==> flow/design.v <==
module pipelined_cordic(
    input Clk, Rst,
    input signed[15:0] x_in, y_in, theta_in,
    output reg signed[15:0] sine_theta,
    output reg signed[15:0] cosine_theta
);
reg signed [15:0] x[0:15], y[0:15], theta[0:15], x_out[0:15], y_out[0:15], theta_out[0:15];
wire signed [15:0] atan_out [0:15];
reg [3:0] stage;  
assign atan_out[0] = 16'b0011001001000100;
assign atan_out[1] = 16'b0001110110101100;
assign atan_out[2] = 16'b0000111110101101;
assign atan_out[3] = 16'b0000011111110101;
assign atan_out[4] = 16'b0000001111111110;
assign atan_out[5] = 16'b0000001000000000;
assign atan_out[6] = 16'b0000000100000000;
assign atan_out[7] = 16'b0000000010000000;
assign atan_out[8] = 16'b0000000001000000;
assign atan_out[9] = 16'b0000000000100000;
assign atan_out[10] = 16'b0000000000010000;
assign atan_out[11] = 16'b0000000000001000;
assign atan_out[12] = 16'b0000000000000100;
assign atan_out[13] = 16'b0000000000000010;
assign atan_out[14] = 16'b0000000000000001;
assign atan_out[15] = 16'b0000000000000000;
genvar i;
generate
    for (i = 0; i < 16; i = i + 1) begin : stages
        always @(posedge Clk or posedge Rst) begin
            if (Rst)
                begin
                    x[i] <= 0;
                    y[i] <= 0;
                    theta[i] <= 0;
                end
            else 
                begin
                    if (i == 0) begin
                        x[i] <= x_in;
                        y[i] <= y_in;
                        theta[i] <= theta_in;
                    end else begin
                        x[i] <= x_out[i-1];
                        y[i] <= y_out[i-1];
                        theta[i] <= theta_out[i-1];
                    end
                end
        end
        always @(*) begin
            if (theta[i][15] == 1) begin
                x_out[i] = x[i] + (y[i] >>> (i));
                y_out[i] = y[i] - (x[i] >>> (i));
                theta_out[i] = theta[i] + atan_out[i];
            end else begin
                x_out[i] = x[i] - (y[i] >>> (i));
                y_out[i] = y[i] + (x[i] >>> (i));
                theta_out[i] = theta[i] - atan_out[i];
            end
        end
    end
endgenerate
always @(posedge Clk or posedge Rst) begin
    if (Rst) begin
        sine_theta <= 0;
        cosine_theta <= 0;
    end else begin
        sine_theta <= y_out[15];  
        cosine_theta <= x_out[15];  
    end
end
endmodule
export LEC_CHECK = 0
export CAP_MARGIN = 20
export CORE_MARGIN = 2
export CORE_UTILIZATION = 72
export PLACE_DENSITY = 0.67
export SETUP_SLACK_MARGIN = -0.17
export SLEW_MARGIN = 20
create_clock -name core_clock -period 3.07 [get_ports {Clk}]
run.sh (not shown) runs the stock make flow with config.mk's settings and CLKGATE_MAP_FILE=.
The starting point ran to the end with violations: negative setup slack.
Then changed:
- ABC_AREA: unset -> 1
- CORE_ASPECT_RATIO: unset -> 1.33
- CORE_MARGIN: 2 -> 4
- CORE_UTILIZATION: 72 -> 42
- PLACE_DENSITY: 0.67 -> unset
- PLACE_DENSITY_LB_ADDON: unset -> 0.02
- SETUP_SLACK_MARGIN: -0.17 -> unset
- clock period: 3.07 -> 4.79 ns (I/O delays scaled with it)
Effect:
- This time the run completed with no timing, DRC or antenna violations
- design area came out higher by about 5.5%
- hold slack gains 54 ps
- first-iteration DRC count decreases by 26%
- setup slack gets better by 1400 ps
- die area increases by 91%
- area after synthesis rises by about 10%
- clock-buffer cell count went up by 4
- utilization decreases by 37 points
- non-clock buffer count drops by 331
Then changed:
- ABC_AREA: 1 -> unset
- CORE_ASPECT_RATIO: 1.33 -> unset
- CORE_MARGIN: 4 -> 2
- CORE_UTILIZATION: 42 -> 54
- PLACE_DENSITY: unset -> 0.6
- PLACE_DENSITY_LB_ADDON: 0.02 -> unset
- clock period: 4.79 -> 3.96 ns (I/O delays scaled with it)
What happened: Via count fell by 20%. Non-clock buffer count rose by 33. Setup slack loses 860 ps. Routed wire length fell by 24%. Global-route usage rose by 2.3 points. Count of clock-buffer cells in the layout fell by 7. Final cell count fell by 27%. Design area fell by about 9%. Register-to-register slack loses 860 ps. Fmax fell by 0.81%.

* * *

// pipelined_cordic: RTL as listed in full above, without the edits since
clock: 2.43 ns
lec_check: 0
abc_area: 1
cap_margin: 35
core_margin: 2
core_utilization: 72
cts_cluster_diameter: 379
cts_cluster_size: 17
setup_slack_margin: 0.09
slew_margin: 20
The first run never finished: it broke off in global routing (5_1_grt).
Edit:
--- a/flow/config.mk
+++ b/flow/config.mk
@@ -9 +9 @@
-export CAP_MARGIN = 35
+export CAP_MARGIN = 20
@@ -12,3 +12,3 @@
-export CTS_CLUSTER_DIAMETER = 379
-export CTS_CLUSTER_SIZE = 17
-export SETUP_SLACK_MARGIN = 0.09
+export CTS_CLUSTER_DIAMETER = 394
+export CTS_CLUSTER_SIZE = 99
+export PLACE_DENSITY = 0.6
==> flow/constraint.sdc (replaced) <==
create_clock -name core_clock -period 1.92 [get_ports {Clk}]
set_input_delay 0.3840 -clock core_clock [delete_from_list [all_inputs] [get_ports {Clk}]]
set_output_delay 0.3840 -clock core_clock [all_outputs]
set_load 0.01 [all_outputs]
=> With this change the flow aborted during clock tree synthesis (4_1_cts). Synthesized area does not change. Die area does not change. Synthesized cell count stays the same.
Edit:
--- a/flow/config.mk
+++ b/flow/config.mk
@@ -9 +9,2 @@
-export CAP_MARGIN = 20
+export CAP_MARGIN = 0
+export CORE_ASPECT_RATIO = 1.35
@@ -13,0 +15 @@
+export HOLD_SLACK_MARGIN = 0.28
@@ -14,0 +17 @@
+export SETUP_SLACK_MARGIN = -0.16
Result: The changed run stopped in clock tree synthesis (4_1_cts) (DPL-0038). Die area hardly moves. Synthesized area stays the same. Synthesized cell count is unchanged.
Edit:
==> flow/config.mk (replaced) <==
export PLATFORM = sky130hd
export DESIGN_NAME = pipelined_cordic
export DESIGN_NICKNAME = pipelined_cordic
export VERILOG_FILES = /design/flow/design.v
export SDC_FILE = /design/flow/constraint.sdc
export NUM_CORES = 4
export LEC_CHECK = 0
export CAP_MARGIN = 20
export CORE_MARGIN = 2
export CORE_UTILIZATION = 72
export PLACE_DENSITY = 0.67
export SETUP_SLACK_MARGIN = -0.17
export SLEW_MARGIN = 20
export TNS_END_PERCENT = 5
==> flow/constraint.sdc (replaced) <==
create_clock -name core_clock -period 2.88 [get_ports {Clk}]
set_input_delay 0.5760 -clock core_clock [delete_from_list [all_inputs] [get_ports {Clk}]]
set_output_delay 0.5760 -clock core_clock [all_outputs]
set_load 0.01 [all_outputs]
Outcome:
- The changed run finished but fails on negative setup slack
- die area came out lower by a little under a tenth
- area after synthesis came out lower by roughly a tenth
- synthesized cell count came out lower by a quarter to a third
